## alpha
==> flow/design.v (excerpt) <==
module vga(clk, rst, reset, btnL, btnR, btnD, vga_h_sync, vga_v_sync, vga_R, vga_G, vga_B);
clock: 6.78 ns
lec_check: 0
abc_area: 1
cap_margin: 20
core_margin: 2
core_utilization: 72
cts_cluster_diameter: 228
place_density_lb_addon: 0.04
setup_slack_margin: 0.88
slew_margin: 20
run.sh (not shown) runs the stock make flow with config.mk's settings and CLKGATE_MAP_FILE=.
alpha finished all stages; layout check result: FAIL, due to setup timing.
#### Input delta (beta over alpha)
- SETUP_SLACK_MARGIN no longer set, was 0.88
- CORE_UTILIZATION now 40, was 72
- ABC_AREA no longer set, was 1
- CTS_CLUSTER_DIAMETER no longer set, was 228
- PLACE_DENSITY_LB_ADDON no longer set, was 0.04
- the clock period (ns, I/O delays scaled along) now 9.52, was 6.78
==> comparison <==
For alpha, the slowest library cell on the worst path was sky130_fd_sc_hd__fa_1, unlike beta, where it was sky130_fd_sc_hd__dfxtp_1.
Across both runs, layout-stage area growth over the synthesis result was lower for beta than for alpha.
Cmp beta and alpha / routed metal-1 wire length / lower: alpha
Mapped cell area in beta is 3.0% higher than in alpha
The higher maximum cell stage delay along the critical path came out of beta.
Every stage of the flow completed for beta, and the final layout passed the timing, DRC and antenna checks.
Relative to alpha, data required time at the worst endpoint has increased by 2.72 ns in beta.
NOTE internal portion of total power alpha->beta decreased by more than 10%
When beta is set beside alpha, its number of stages on the worst setup path turns out to be about 30% smaller.
Compared to alpha, beta has post-detailed-routing wire length about 20% lower.
Inputs modified between beta and gamma:
- an added SETUP_SLACK_MARGIN of 1.75
- a change of CORE_UTILIZATION from 40 to 66
- a change of the clock period (ns, I/O delays scaled along) from 9.52 to 7.03
Results
- The layout from gamma, despite a flow that completed every stage, fails the layout checks, with the failing checks listed as setup timing.
- For the met2 track demand over resource, gamma came in 22 points higher than beta did.
- Where post-layout minimum cycle time is concerned, beta is outperformed by gamma.
- [gamma] met1 demand-to-capacity share in global routing rose 18 points relative to beta
- The startpoint of the worst setup timing path comes out syncgen.PixelY[1] in one run and syncgen.PixelY[2] in the other, namely in beta and gamma respectively.
- Of beta and gamma, the run reporting the lower core utilization was beta.
- beta and gamma ended up with nearly the same post-CTS clock slew at the launch and capture registers of the worst setup and hold paths.
- beta → gamma: biggest cell delay along the critical path went down by 0.10 ns, largest net degree at the start of global routing was more or less identical.
- Between beta and gamma, final setup violation count is higher for gamma, beta comes in under that.
- Compared with beta, in gamma global-route total usage across every layer grew by 14 points, met2 layer wire length in the routed design shrank by 0.44%.
Relative to gamma, the following input files were edited for delta:
- swapping 20 for 0 in CAP_MARGIN
- putting ABC_AREA at 1 where nothing was set
- swapping 66 for 72 in CORE_UTILIZATION
- swapping 1.75 for -0.38 in SETUP_SLACK_MARGIN
- swapping 7.03 for 5.68 in the clock period (ns, I/O delays scaled along)
## What came out
delta vs gamma — number of clock buffers inserted by TritonCTS climbed by a little under 10%. Pin count of the biggest net entering global routing ends up higher on gamma. Nothing crashed in delta and all stages finished; the problem is that the final layout failed, the offending checks being setup timing. Delta (delta minus gamma): number of optimization iterations in the first detailed-route pass climbed 18; final non-filler cell area climbed 0.36%.
The following lists how epsilon was set up differently from delta:
- CAP_MARGIN changed from 0 to 20
- ABC_AREA removed (was 1)
- SETUP_SLACK_MARGIN removed (was -0.38)
- CORE_UTILIZATION changed from 72 to 40
- the clock period (ns, I/O delays scaled along) changed from 5.68 to 10.0
Results
Delta (epsilon minus delta): area growth from synthesis to layout shows a reduction of 6.8 points, number of placed instances, taps included shows a reduction of about 17%. Changes observed in epsilon relative to delta: utilization now sits lower; sequential share of layout area now sits higher. Comparing delta and epsilon, maximum operating frequency is higher on delta. Out of delta and epsilon, the only run to close with the timing, DRC and antenna checks passing was epsilon. Non-filler instance count after layout, delta and epsilon: smaller value in epsilon. The final wirelength number comes out lower for epsilon vs delta. delta ended up with simple AND/OR/NAND/NOR gates as its biggest combinational cell group after synthesis; epsilon ended up with AND-OR/OR-AND gates. In epsilon, the time the worst path needs with I/O delays and setup came out 1.68 ns above the value in delta. epsilon improves on delta in global-route wire length before repair. What delta reported for gate count after technology mapping has to be multiplied by 0.75 to get the figure for epsilon.

Setup of job 8607:
Starting RTL as in the previous note.
==> flow/config.mk <==
export PLATFORM = sky130hd
export DESIGN_NAME = vga
export DESIGN_NICKNAME = vga
export VERILOG_FILES = /design/flow/design.v
export SDC_FILE = /design/flow/constraint.sdc
export NUM_CORES = 4
export LEC_CHECK = 0
export CAP_MARGIN = 20
export CELL_PAD_IN_SITES_DETAIL_PLACEMENT = 2
export CELL_PAD_IN_SITES_GLOBAL_PLACEMENT = 0
export CORE_ASPECT_RATIO = 1.29
export CORE_MARGIN = 2
export CORE_UTILIZATION = 17
export CTS_CLUSTER_SIZE = 56
export GPL_ROUTABILITY_DRIVEN = 0
export MIN_ROUTING_LAYER = met2
export PLACE_DENSITY_LB_ADDON = 0.05
export SETUP_SLACK_MARGIN = 0.49
export SLEW_MARGIN = 20
==> flow/constraint.sdc <==
create_clock -name core_clock -period 9.44 [get_ports {clk}]
set_input_delay 1.8880 -clock core_clock [delete_from_list [all_inputs] [get_ports {clk}]]
set_output_delay 1.8880 -clock core_clock [all_outputs]
set_load 0.01 [all_outputs]
Job 8607 ran to completion and came out clean on the timing, DRC and antenna checks.
diff inputs: job 8607 => job 2004
Settings: CELL_PAD_IN_SITES_DETAIL_PLACEMENT: 2 -> unset; CORE_UTILIZATION: 17 -> 72; CELL_PAD_IN_SITES_GLOBAL_PLACEMENT: 0 -> unset; SETUP_SLACK_MARGIN: 0.49 -> unset; MIN_ROUTING_LAYER: met2 -> unset; PLACE_DENSITY_LB_ADDON: 0.05 -> unset; CTS_CLUSTER_SIZE: 56 -> unset; ABC_AREA: unset -> 1; CORE_ASPECT_RATIO: 1.29 -> unset; GPL_ROUTABILITY_DRIVEN: 0 -> unset; the clock period (ns, I/O delays scaled along): 9.44 -> 6.78.
## What came out
- Final checks on job 2004, whose flow otherwise completed, came back failing, citing setup timing.
- Job 8607 ended up with AND-OR/OR-AND gates as its largest combinational cell category by area; job 2004 ended up with simple AND/OR/NAND/NOR gates.
- On cell area after layout, job 8607 loses to job 2004.
- Well-tap cell count came out lower on job 2004 than on job 8607.
- Re global-route total usage across every layer: job 8607 was lower than job 2004.
- Job 8607 → job 2004: synthesis-to-layout area growth fell by 5.3 points, portion of the clock cycle consumed by the worst path in the final layout rose by 14 points.
- Between job 2004 and job 8607, it is job 2004 whose xor/xnor share of the synthesized area is lower, by 2.0 points.
- Job 2004 vs job 8607: worst setup slack down
- For number of nets in the layout, dividing the value from job 2004 by the value from job 8607 gives 1.3.
- Job 8607 vs job 2004, timing endpoint of the critical path: vga_B[0]$_SDFF_PP0_ vs vga_R[1]$_SDFF_PP0_
- Summary — count of plain and timing-repair buffers, job 2004 relative to job 8607: higher, by about 33%.
### job 2004 -> job 5978
Settings: PLACE_DENSITY: unset -> 0.39; ABC_AREA: 1 -> unset; the clock period (ns, I/O delays scaled along): 6.78 -> 10.9.
==> comparison <==
- The run showing the greater met1 layer usage reported by global route is job 5978.
- Job 5978 vs job 2004, share of power burned in combinational logic went down by 0.2 points.
- Min clock latency on the worst-skew pair across job 5978 and job 2004: job 5978
- Between job 2004 and job 5978, the flow reports total power decreasing by more than a quarter.
- The flow did not stop early for job 5978: all stages ran, and the layout cleared the timing, DRC and antenna checks.
- Re total length of routed wires: job 2004 was higher than job 5978.
- Parity-gate share of the synthesized area counting xor and xnor cells ended up 2.0 points higher on job 5978 than on job 2004.
- For number of cells traversed by the worst register-to-register path, dividing the value from job 2004 by the value from job 5978 gives 1.6.
Input-level comparison between job 9436 and job 5978:
Settings: a change of CORE_UTILIZATION from 72 to 21; a deleted PLACE_DENSITY that had been 0.39.
Results
- Job 9436 ran to completion and came out clean on the timing, DRC and antenna checks.
- Total power (job 5978 / job 9436): 0.930
- The net count of the finished layout was comparable across job 5978 and job 9436.
- Job 5978 → job 9436: core area rose by 250%, non-clock buffer count rose by 6.
- Job 9436: final worst-path cycle share lower than job 5978

Starting RTL as in the previous note.
Settings: LEC_CHECK=0, ABC_AREA=1, CAP_MARGIN=20, CELL_PAD_IN_SITES_GLOBAL_PLACEMENT=0, CORE_MARGIN=2, CORE_UTILIZATION=72, CTS_CLUSTER_DIAMETER=306, CTS_CLUSTER_SIZE=17, GPL_TIMING_DRIVEN=1, MAX_ROUTING_LAYER=met5, PLACE_DENSITY=0.65, SETUP_SLACK_MARGIN=-0.07, SLEW_MARGIN=20, TNS_END_PERCENT=80; clock period 6.26 ns.
The first run ran to the end with violations: negative setup slack.
Next try:
- ABC_AREA: 1 -> default
- CELL_PAD_IN_SITES_GLOBAL_PLACEMENT: 0 -> 2
- CORE_UTILIZATION: 72 -> 40
- CTS_CLUSTER_DIAMETER: 306 -> default
- CTS_CLUSTER_SIZE: 17 -> default
- GPL_TIMING_DRIVEN: 1 -> default
- MAX_ROUTING_LAYER: met5 -> default
- PLACE_DENSITY: 0.65 -> default
- SETUP_SLACK_MARGIN: -0.07 -> default
- TNS_END_PERCENT: 80 -> default
- clock period: 6.26 -> 8.16 ns (I/O delays scaled with it)
=>
- The new run ran to the end with no violations
- worst hold slack degrades by 0.026 ns
- die size came out higher by about 80%
- clock-buffer cell count came out higher by 20
- via count came out lower by 20%
- power came out lower by 6.1%
- sequential share of layout area came out lower by 0.34 points
- clock skew came out lower by 0.012 ns
- utilization came out lower by 36 points
- global-route usage came out lower by 20 points
- combinational power came out lower by about 30%
- critical path depth came out lower by 18
Next try:
- CELL_PAD_IN_SITES_GLOBAL_PLACEMENT: 2 -> default
- CORE_UTILIZATION: 40 -> 58
- clock period: 8.16 -> 5.83 ns (I/O delays scaled with it)
The new run completed and failed the layout checks on negative setup slack.
Design area goes up by 4.7%.
Hold slack gets better by 0.013 ns.
Maximum frequency goes up by 7.0%.
Die size goes down by 31%.
Synthesized area stays the same.
Non-clock buffer count goes up by 152.
Next try:
- CORE_MARGIN: 2 -> 9
- CORE_UTILIZATION: 58 -> 40
- SLEW_MARGIN: 20 -> 5
- clock period: 5.83 -> 10.0 ns (I/O delays scaled with it)
Effect: With this change the flow finished clean; routed wire length is lower by 3.1%; power is lower by 46%; final area is lower by 6.7%.
Next try:
- CORE_MARGIN: 9 -> 2
- CORE_UTILIZATION: 40 -> 54
- CTS_CLUSTER_SIZE: default -> 34
- SETUP_SLACK_MARGIN: default -> 1.67
- SLEW_MARGIN: 5 -> 20
- clock period: 10.0 -> 5.83 ns (I/O delays scaled with it)
This time the run finished but failed the layout checks on negative setup slack.
Utilization increases by 25 points.
Sequential share of layout area fell by 2.5 points.
Power grows by 90%.
Die area decreases by 33%.
Clock-buffer cell count rose by 7.
Next try:
- CORE_UTILIZATION: 54 -> 18
- CTS_CLUSTER_SIZE: 34 -> default
- SETUP_SLACK_MARGIN: 1.67 -> default
- clock period: 5.83 -> 9.52 ns (I/O delays scaled with it)
After rerunning: This time the run finished clean; via count decreases by roughly a tenth; sequential share of layout area increases by 1.6 points; routed wire length fell by about a fifth; register-to-register slack improves by 1.9 ns; cell area shrinks by roughly a tenth; clock power fell by well over a third; die size rises to 3.0 times its value; clock skew falls by 0.017 ns; core utilization fell by 48 points.
Power is estimated from default activity; no workload was simulated.
